Setup of the previous run:
Design JAM, start of the top module:
module JAM (
input CLK,
input RST,
output reg [2:0] W,
output reg [2:0] J,
input [6:0] Cost,
output [3:0] MatchCount,
output [9:0] MinCost,
output Valid );
Settings: LEC_CHECK=0, ABC_AREA=1, CAP_MARGIN=20, CORE_MARGIN=2, CORE_UTILIZATION=72, CTS_CLUSTER_SIZE=72, PLACE_DENSITY_LB_ADDON=0.12, SETUP_SLACK_MARGIN=1.59, SLEW_MARGIN=20; clock period 5.77 ns.
run.sh (not shown) runs the stock make flow with config.mk's settings and CLKGATE_MAP_FILE=.
The previous run: GRT-0232 in global routing -> run aborted
What the current run does differently from the previous run at the input level:
Settings: CORE_UTILIZATION now 40, was 72; ABC_AREA no longer set, was 1; SETUP_SLACK_MARGIN no longer set, was 1.59; CTS_CLUSTER_SIZE no longer set, was 72; PLACE_DENSITY_LB_ADDON no longer set, was 0.12; the clock period (ns, I/O delays scaled along) now 6.2, was 5.77.
--- outcome ---
Of the previous run and the current run, the run reporting the lower area of the die was the previous run. Compared with the previous run, the current run shows a lower synthesized instance count. The current run has completed all stages; timing, DRC and antenna checks passed. The higher post-synthesis xor/xnor area fraction came out of the current run. Area fraction in and, or, nand and nor cells after synthesis ends up lower on the current run.

Starting RTL as in the previous note.
Settings: LEC_CHECK=0, ABC_AREA=1, CAP_MARGIN=20, CORE_MARGIN=2, CORE_UTILIZATION=72, CTS_CLUSTER_DIAMETER=354, CTS_CLUSTER_SIZE=99, SETUP_SLACK_MARGIN=-0.31, SLEW_MARGIN=20; clock period 3.82 ns.
The first run aborted during global routing (5_1_grt).
Next try:
Settings changed: ABC_AREA 1 to default, CTS_CLUSTER_DIAMETER 354 to default, CTS_CLUSTER_SIZE 99 to default, SETUP_SLACK_MARGIN -0.31 to default.
Clock period 3.82 ns to 9.22 ns, I/O delays scaled along.
After rerunning:
- The changed run finished with timing, DRC and antenna clean
- synthesized cell count is lower by roughly a tenth
- die size is higher by roughly a tenth
- area after synthesis is higher by roughly a tenth

Starting RTL as in the previous note.
clock: 3.49 ns
lec_check: 0
cap_margin: 20
core_margin: 2
core_utilization: 56
setup_slack_margin: 1.01
slew_margin: 20
tns_end_percent: 5
The baseline finished with setup timing left.
==> next run, changes <==
- CORE_UTILIZATION: 56 -> 72
- PLACE_DENSITY: unset -> 0.64
- SETUP_SLACK_MARGIN: 1.01 -> unset
- TNS_END_PERCENT: 5 -> unset
- clock period: 3.49 -> 4.97 ns (I/O delays scaled with it)
Outcome: Now the flow stopped in 5_1_grt; die area went down by about 22%; synthesized area is unchanged; synthesized cell count does not change.
==> next run, changes <==
- CORE_UTILIZATION: 72 -> 63
- PLACE_DENSITY: 0.64 -> unset
- clock period: 4.97 -> 7.64 ns (I/O delays scaled with it)
Effect:
- This time the run ran to the end with no violations
- synthesized area does not change
- synthesized cell count is unchanged
- die area rises by roughly a tenth
==> next run, changes <==
- CORE_UTILIZATION: 63 -> 49
- clock period: 7.64 -> 3.82 ns (I/O delays scaled with it)
Effect: With this change the flow produced a layout that fails on setup timing. Total power increases by 100%. Wire length increases by 18%. Via count is higher by 10%. Worst setup slack got worse by 2.4 ns. Worst hold slack is about the same. Design area grows by 30%. Clock power increases by 83%.
==> next run, changes <==
- CORE_UTILIZATION: 49 -> 40
- SETUP_SLACK_MARGIN: unset -> -0.6
- clock period: 3.82 -> 6.2 ns (I/O delays scaled with it)
=> The changed run finished but fails on setup timing; core utilization came out lower by 24 points; global-route usage is lower by 8.1 points; cell area goes down by 19%.
==> next run, changes <==
- CORE_UTILIZATION: 40 -> 58
- CTS_CLUSTER_DIAMETER: unset -> 384
- CTS_CLUSTER_SIZE: unset -> 53
- PLACE_DENSITY: unset -> 0.37
- SETUP_SLACK_MARGIN: -0.6 -> 0.35
=>
- Now the flow completed without violations
- synthesized area stays the same
- utilization rises by 25 points
- clock power stays flat
- total power climbs slightly
- non-clock buffer count went up by 24
- routed wire length goes up slightly

Starting RTL as in the previous note.
clock: 4.3 ns
lec_check: 0
abc_area: 1
cap_margin: 20
cell_pad_in_sites_global_placement: 0
core_margin: 2
core_utilization: 72
cts_cluster_diameter: 103
cts_cluster_size: 44
gpl_routability_driven: 1
max_routing_layer: met5
place_density: 0.84
slew_margin: 30
tns_end_percent: 45
The baseline stopped in global routing (5_1_grt) with GRT-0232.
Rerun with:
Settings changed: ABC_AREA 1 to default, CELL_PAD_IN_SITES_GLOBAL_PLACEMENT 0 to default, CORE_UTILIZATION 72 to 23, CTS_CLUSTER_DIAMETER 103 to default, CTS_CLUSTER_SIZE 44 to default, GPL_ROUTABILITY_DRIVEN 1 to default, MAX_ROUTING_LAYER met5 to default, PLACE_DENSITY 0.84 to default, SLEW_MARGIN 30 to 20, TNS_END_PERCENT 45 to default.
Clock period 4.3 ns to 6.2 ns, I/O delays scaled along.
- With this change the flow completed with no timing, DRC or antenna violations
- die size increases to 3.4 times its value
- area after synthesis increases by about 11%
- synthesized cell count decreases by 10%
Rerun with:
Settings changed: CORE_UTILIZATION 23 to 57.
Clock period 6.2 ns to 3.67 ns, I/O delays scaled along.
Result:
- The new run completed, yet does not pass: negative setup slack
- setup slack gets worse by 2600 ps
- synthesized cell count stays the same
- non-clock buffer count rises by 152
- hold slack degrades by 9.1 ps
- clock skew rises by 9.3 ps
- flip-flop count stays the same

JAM again, from the RTL that the note above started with.
Settings: LEC_CHECK=0, CAP_MARGIN=20, CELL_PAD_IN_SITES_GLOBAL_PLACEMENT=0, CORE_ASPECT_RATIO=0.89, CORE_MARGIN=2, CORE_UTILIZATION=72, CTS_CLUSTER_SIZE=22, GPL_ROUTABILITY_DRIVEN=1, MAX_ROUTING_LAYER=met5, PLACE_DENSITY=0.95, SETUP_SLACK_MARGIN=0.31, SLEW_MARGIN=30, TNS_END_PERCENT=100; clock period 2.09 ns.
The first run did not get past 4_1_cts (DPL-0038).
Edit:
CELL_PAD_IN_SITES_GLOBAL_PLACEMENT = 1   (was 0)
CORE_ASPECT_RATIO = not set   (was 0.89)
CORE_UTILIZATION = 57   (was 72)
CTS_CLUSTER_SIZE = 44   (was 22)
PLACE_DENSITY = not set   (was 0.95)
SETUP_SLACK_MARGIN = not set   (was 0.31)
TNS_END_PERCENT = 45   (was 100)
clock period = 5.1 ns   (was 2.09 ns; I/O delays follow)
With this change the flow completed and failed the layout checks on negative setup slack.
Synthesized cell count stays the same.
Die area came out higher by a quarter to a third.
Synthesized area is unchanged.
Edit:
CORE_MARGIN = 5   (was 2)
CORE_UTILIZATION = 26   (was 57)
PLACE_DENSITY_LB_ADDON = 0.29   (was not set)
clock period = 3.5 ns   (was 5.1 ns; I/O delays follow)
What happened: The changed run completed, yet does not pass: negative setup slack; area after synthesis stays the same; setup slack gets worse by 1500 ps; routed wire length went up by 4.0%; final area is higher by 4.9%; power grows by 39%; non-clock buffer count is higher by 48; sequential cell count does not change; clock power came out higher by 29%; via count goes down by 4.3%; clock-buffer cell count climbs by 4; clock skew went down by 21 ps.
Edit:
CORE_UTILIZATION = 52   (was 26)
CTS_CLUSTER_DIAMETER = 364   (was not set)
PLACE_DENSITY = 0.35   (was not set)
PLACE_DENSITY_LB_ADDON = not set   (was 0.29)
- The new run ran to the end with violations: negative setup slack
- core utilization grows by 34 points
- via count grows by about 5%
- worst setup slack is worse by 48 ps
- design area shrinks by about 2.3%
- sequential cell count is unchanged
- hold slack hardly moves
- die area shrinks by about 50%
- sequential share of layout area grows by 0.51 points
Edit:
CORE_UTILIZATION = 26   (was 52)
CTS_CLUSTER_DIAMETER = 259   (was 364)
CTS_CLUSTER_SIZE = 94   (was 44)
PLACE_DENSITY = not set   (was 0.35)
PLACE_DENSITY_LB_ADDON = 0.29   (was not set)
SLEW_MARGIN = 0   (was 30)
What happened: The changed run finished but failed the layout checks on negative setup slack; design area is higher by a few percent; non-clock buffer count came out higher by 4; combinational power goes up by a few percent; global-route usage went down by 17 points; worst setup slack improves by 47 ps; cell count increases by about a fifth; worst hold slack hardly moves.
Edit:
CTS_CLUSTER_SIZE = 91   (was 94)
SETUP_SLACK_MARGIN = 0.7   (was not set)
SLEW_MARGIN = 30   (was 0)
Result:
- The new run finished but fails on negative setup slack
- worst setup slack got worse by 54 ps
- clock power hardly moves
- non-clock buffer count is lower by 15
- area after synthesis does not change
- power hardly moves
- wire length is lower by 0.77%
- combinational power is lower by about 2%
- global-route usage is lower by 0.14 points
- core utilization is lower by 0.58 points
No activity file was given, so power comes from the tool's default toggle rates.
